Setup of JK:
Design emaxi, start of the top module:
module emaxi( 
   wr_wait, rd_wait, rr_access, rr_packet, m_axi_awid, m_axi_awaddr,
   m_axi_awlen, m_axi_awsize, m_axi_awburst, m_axi_awlock,
   m_axi_awcache, m_axi_awprot, m_axi_awqos, m_axi_awvalid, m_axi_wid,
   m_axi_wdata, m_axi_wstrb, m_axi_wlast, m_axi_wvalid, m_axi_bready,
   m_axi_arid, m_axi_araddr, m_axi_arlen, m_axi_arsize, m_axi_arburst,
   m_axi_arlock, m_axi_arcache, m_axi_arprot, m_axi_arqos,
   m_axi_arvalid, m_axi_rready,
   wr_access, wr_packet, rd_access, rd_packet, rr_wait, m_axi_aclk,
   m_axi_aresetn, m_axi_awready, m_axi_wready, m_axi_bid, m_axi_bresp,
   m_axi_bvalid, m_axi_arready, m_axi_rid, m_axi_rdata, m_axi_rresp,
   m_axi_rlast, m_axi_rvalid
   );
   parameter M_IDW  = 12;
   parameter PW     = 104;
   parameter AW     = 32;
   parameter DW     = 32;
   input 	       wr_access;
   input [PW-1:0]      wr_packet;   
   output 	       wr_wait;
   input 	       rd_access;
   input [PW-1:0]      rd_packet;
   output 	       rd_wait;
   output 	       rr_access;
   output [PW-1:0]     rr_packet;
   input 	       rr_wait;
   input  	       m_axi_aclk;     
   input  	       m_axi_aresetn;  
   output [M_IDW-1:0]  m_axi_awid;     
   output [31 : 0]     m_axi_awaddr;   
   output [7 : 0]      m_axi_awlen;    
   output [2 : 0]      m_axi_awsize;   
   output [1 : 0]      m_axi_awburst;  
   output              m_axi_awlock;   
   output [3 : 0]      m_axi_awcache;  
   output [2 : 0]      m_axi_awprot;   
   output [3 : 0]      m_axi_awqos;    
   output 	       m_axi_awvalid;  
   input 	       m_axi_awready;  
   output [M_IDW-1:0]  m_axi_wid;     
   output [63 : 0]     m_axi_wdata;    
   output [7 : 0]      m_axi_wstrb;    
   output 	       m_axi_wlast;    
   output 	       m_axi_wvalid;   
   input 	       m_axi_wready;   
   input [M_IDW-1:0]   m_axi_bid;
   input [1 : 0]       m_axi_bresp;    
  ...
Size: about 4200 cells after synthesis, roughly 1800 flip-flops, ~650 I/O pins.
clock: 5.0 ns
lec_check: 0
cap_margin: 20
cell_pad_in_sites_global_placement: 2
core_margin: 5
core_utilization: 40
slew_margin: 20
run.sh (not shown) runs the stock make flow with config.mk's settings and CLKGATE_MAP_FILE=.
JK | status: complete | timing, DRC, antenna: pass
### JK -> MS
- CORE_MARGIN now 2, was 5
- CORE_UTILIZATION now 56, was 40
- CELL_PAD_IN_SITES_GLOBAL_PLACEMENT no longer set, was 2
- the clock period (ns, I/O delays scaled along) now 3.6, was 5.0
Results
Looking at number of placement rows across JK and MS, the one that comes out lower is MS. MS ended with more post-route total power than JK. Horizontal extent of the die: MS vs JK down 17%.
## Diff of input files: AL against MS
- CORE_UTILIZATION now 40, was 56
- the clock period (ns, I/O delays scaled along) now 2.12, was 3.6
### Flow results
AL: flow complete, layout not clean; failing: negative setup slack
Diff MS -> AL: net count of the finished layout went up by 316; share of the final layout cell area in sequential cells went down by 3.6 points; iteration count of the initial detailed-routing pass went up by 2; portion of the clock cycle consumed by the worst path in the final layout went up by 24 points.
What TR does differently from AL at the input level:
- putting TNS_END_PERCENT at 5 where nothing was set
- swapping 40 for 50 in CORE_UTILIZATION
- swapping 2.12 for 4.18 in the clock period (ns, I/O delays scaled along)
Notes after the runs:
Of TR and AL, just one finished clean: TR. Layout checks on AL: not met. Flow itself completed; violations: negative setup slack. AL and TR ended up with roughly the same total clock sinks. The die outline height in TR sits about 10% below the value recorded for AL. Run comparison: TR type of the worst min-delay path reg -> async; AL type of the worst min-delay path in -> reg. Tap cell count, TR and AL, higher one = AL.
Relative to TR, the following input files were edited for PW:
- TNS_END_PERCENT no longer set, was 5
- CORE_UTILIZATION now 66, was 50
- the clock period (ns, I/O delays scaled along) now 2.6, was 4.18
--- outcome ---
In PW, met1 global-route usage is higher than in TR.
A class of the most critical hold timing path of reg -> async is what TR shows, while in -> reg belongs to PW.
Diff TR -> PW | area of all placed cells without fillers | increase of 1.5%
Of PW and TR, TR shows the lower first-pass GRT wire length, with PW above it.
The final weighted congestion in routability-driven placement in PW sits about 8% above the value recorded for TR.
Relative to TR, sequential share of cell area has gone down in PW.


Setup of build 86:
emaxi again, from the RTL that the note above started with.
// emaxi
module emaxi( 
   wr_wait, rd_wait, rr_access, rr_packet, m_axi_awid, m_axi_awaddr,
   m_axi_awlen, m_axi_awsize, m_axi_awburst, m_axi_awlock,
   m_axi_awcache, m_axi_awprot, m_axi_awqos, m_axi_awvalid, m_axi_wid,
   m_axi_wdata, m_axi_wstrb, m_axi_wlast, m_axi_wvalid, m_axi_bready,
   m_axi_arid, m_axi_araddr, m_axi_arlen, m_axi_arsize, m_axi_arburst,
   m_axi_arlock, m_axi_arcache, m_axi_arprot, m_axi_arqos,
   m_axi_arvalid, m_axi_rready,
   wr_access, wr_packet, rd_access, rd_packet, rr_wait, m_axi_aclk,
   m_axi_aresetn, m_axi_awready, m_axi_wready, m_axi_bid, m_axi_bresp,
   m_axi_bvalid, m_axi_arready, m_axi_rid, m_axi_rdata, m_axi_rresp,
   m_axi_rlast, m_axi_rvalid
   );
make LEC_CHECK=0 CAP_MARGIN=20 CELL_PAD_IN_SITES_DETAIL_PLACEMENT=2 CELL_PAD_IN_SITES_GLOBAL_PLACEMENT=0 CORE_MARGIN=2 CORE_UTILIZATION=43 GPL_ROUTABILITY_DRIVEN=1 HOLD_SLACK_MARGIN=0.25 PLACE_DENSITY_LB_ADDON=0.06 SLEW_MARGIN=20 finish   # period 4.68 ns
Build 86 completed; timing, DRC and antenna clean
Here is what was changed in the inputs of build 49 compared with build 86.
# build 86
export LEC_CHECK = 0
export CAP_MARGIN = 20
export CELL_PAD_IN_SITES_DETAIL_PLACEMENT = 2
export CELL_PAD_IN_SITES_GLOBAL_PLACEMENT = 0
export CORE_MARGIN = 2
export CORE_UTILIZATION = 43
export GPL_ROUTABILITY_DRIVEN = 1
export HOLD_SLACK_MARGIN = 0.25
export PLACE_DENSITY_LB_ADDON = 0.06
export SLEW_MARGIN = 20
create_clock -name core_clock -period 4.68 [get_ports {m_axi_aclk}]
# build 49
export LEC_CHECK = 0
export CAP_MARGIN = 20
export CORE_MARGIN = 2
export CORE_UTILIZATION = 13
export SLEW_MARGIN = 20
create_clock -name core_clock -period 7.38 [get_ports {m_axi_aclk}]
Findings:
- Cell count was higher in the run labelled build 49.
- Build 49 vs. build 86: CTS buffer count increased 5; non-clock buffer count shrank by 5.0%; multi-input combinational cell area has remained practically unchanged.
Relative to build 49, the following input files were edited for build 98:
# build 49
export LEC_CHECK = 0
export CAP_MARGIN = 20
export CORE_MARGIN = 2
export CORE_UTILIZATION = 13
export SLEW_MARGIN = 20
create_clock -name core_clock -period 7.38 [get_ports {m_axi_aclk}]
# build 98
export LEC_CHECK = 0
export CAP_MARGIN = 20
export CORE_MARGIN = 2
export CORE_UTILIZATION = 40
export SLEW_MARGIN = 20
create_clock -name core_clock -period 5.0 [get_ports {m_axi_aclk}]
[summary]
Looking at the reports, build 98 completed the entire flow and the layout it produced met the timing, DRC and antenna checks.
Measured against build 49, the total detailed-routing wirelength of build 98 comes out at 0.75 times the reference value.
Comparing build 98 and build 49, the higher core utilization before placement was measured on build 98.
Comparing the two runs side by side, build 98 comes out ahead of build 49 on final instance area.
Input changes introduced in build 44 (baseline for comparison: build 98):
# build 98
export LEC_CHECK = 0
export CAP_MARGIN = 20
export CORE_MARGIN = 2
export CORE_UTILIZATION = 40
export SLEW_MARGIN = 20
create_clock -name core_clock -period 5.0 [get_ports {m_axi_aclk}]
# build 44
export LEC_CHECK = 0
export CAP_MARGIN = 20
export CORE_MARGIN = 2
export CORE_UTILIZATION = 70
export SETUP_SLACK_MARGIN = 0.5
export SLEW_MARGIN = 20
create_clock -name core_clock -period 2.06 [get_ports {m_axi_aclk}]
--- outcome ---
Build 44 ran in full, but the layout does not pass; the checks complain about negative setup slack.
Build 98: flow completed, timing, DRC and antenna clean
Of build 44 and build 98, the lower post-placement cell count belongs to build 44.
Build 44 vs. build 98: I/O pin count now sits at about the same level; routed wire length now larger; final HPWL from detailed placement climbed 3.4%; share of the cycle needed by the critical path after routing +52 points.
Of build 44 and build 98, it is build 44 that has the higher utilization.
In the reports for build 44 and build 98, the larger worst setup slack belongs to build 98.
Input changes introduced in build 4 (baseline for comparison: build 44):
# build 44
export LEC_CHECK = 0
export CAP_MARGIN = 20
export CORE_MARGIN = 2
export CORE_UTILIZATION = 70
export SETUP_SLACK_MARGIN = 0.5
export SLEW_MARGIN = 20
create_clock -name core_clock -period 2.06 [get_ports {m_axi_aclk}]
# build 4
export LEC_CHECK = 0
export CAP_MARGIN = 20
export CORE_MARGIN = 2
export CORE_UTILIZATION = 40
export SLEW_MARGIN = 20
create_clock -name core_clock -period 3.6 [get_ports {m_axi_aclk}]
[summary]
Build 4: done, clean on timing, DRC and antenna. Going from build 44 to build 4, the die area was enlarged. Side by side, met2 usage turned out lower in build 4 than in build 44. Core utilization for build 4: 41 points down relative to build 44. Against build 44, build 4 comes in about 33% higher on number of cell rows. Compared with build 44, in build 4 tally of clock buffers in the finished layout now sits higher; number of antenna violations at the first check in global routing now sits lower; share of total power in sequential cells now sits higher; worst slew slack as a fraction of its limit now sits lower; total antenna diodes in the routed design now sits lower. Build 4 against build 44; wire length on met1 is up by a little under 10%. Build 44 reports its path category of the worst min-delay check as input port to flop while build 4 reports flop to async pin.


== xenon ==
emaxi again, from the RTL that the note above started with.
clock: 5.34 ns
lec_check: 0
cap_margin: 20
cell_pad_in_sites_detail_placement: 1
cell_pad_in_sites_global_placement: 1
core_margin: 2
core_utilization: 40
cts_cluster_diameter: 228
hold_slack_margin: 0.2
max_routing_layer: met4
place_density_lb_addon: 0.05
slew_margin: 20
#### Input delta (quartz over xenon)
- GPL_TIMING_DRIVEN newly set to 0
- TNS_END_PERCENT newly set to 60
[summary]
- quartz ended with more power than xenon.
- Relative to xenon, the portion of total power attributed to sequential cells of quartz is lower by 1.2 points.
- quartz against xenon: maximum vdd drop down 9.8%; cell count along the critical path shows an increase of 2; relative contribution of the clock network to total power fell 1.3 points; multi-input combinational cell area lower.
Input changes introduced in sierra (baseline for comparison: quartz):
- CELL_PAD_IN_SITES_GLOBAL_PLACEMENT removed (was 1)
- CELL_PAD_IN_SITES_DETAIL_PLACEMENT removed (was 1)
- MAX_ROUTING_LAYER removed (was met4)
- GPL_TIMING_DRIVEN removed (was 0)
- TNS_END_PERCENT removed (was 60)
- HOLD_SLACK_MARGIN changed from 0.2 to -0.03
- the clock period (ns, I/O delays scaled along) changed from 5.34 to 5.0
Results
- sierra does better than quartz on routed wire length.
- The lower utilization of quartz and sierra is in sierra.
- Changes observed in sierra relative to quartz: post-layout instance area went down by 0.0021 sq mm, total via count after detailed routing went down by 2,020, total power went up by 2.6 mW, worst-case headroom to the max-slew limit went up by 3.1 points.
- sierra went all the way through synthesis, placement and routing and the layout is clean on timing, DRC and antenna.
- Routability-driven placement congestion ratio, quartz and sierra: smaller value in sierra
- Relative to quartz, the largest net degree at the start of global routing measured on sierra has increased by more than 100%.
- Relative to quartz, met1 global-route usage has decreased by 2.8 points in sierra.
- For quartz, the classification of the worst-slack hold path was flip-flop to flip-flop, unlike sierra, where it was flip-flop to asynchronous set/reset pin.
Modified inputs, fjord compared to sierra
- CTS_CLUSTER_DIAMETER no longer set, was 228
- HOLD_SLACK_MARGIN no longer set, was -0.03
- CTS_CLUSTER_SIZE now 14, previously not set
- PLACE_DENSITY_LB_ADDON no longer set, was 0.05
- CORE_UTILIZATION now 70, was 40
- the clock period (ns, I/O delays scaled along) now 2.02, was 5.0
Findings:
- Nothing crashed in fjord and all stages finished; the problem is that the final layout failed, the offending checks being negative setup slack.
- Both conditions hold for sierra: the flow ran to the end and the final layout passed the timing, DRC and antenna checks.
- Routed wire in fjord totals more than in sierra.
- Detailed placer's ending HPWL delta (sierra -> fjord): insignificant
- The timing endpoint of the critical path comes out fifo_async.mem.generic.memory_dp.rd_dout[2]$_DFFE_PP_ in one run and wr_wait in the other, namely in fjord and sierra respectively.
- Re relative max-transition margin: fjord and sierra aren't equal, and the higher value belongs to fjord.
Power figures rest on the tool's default switching activity, not on a simulated workload.
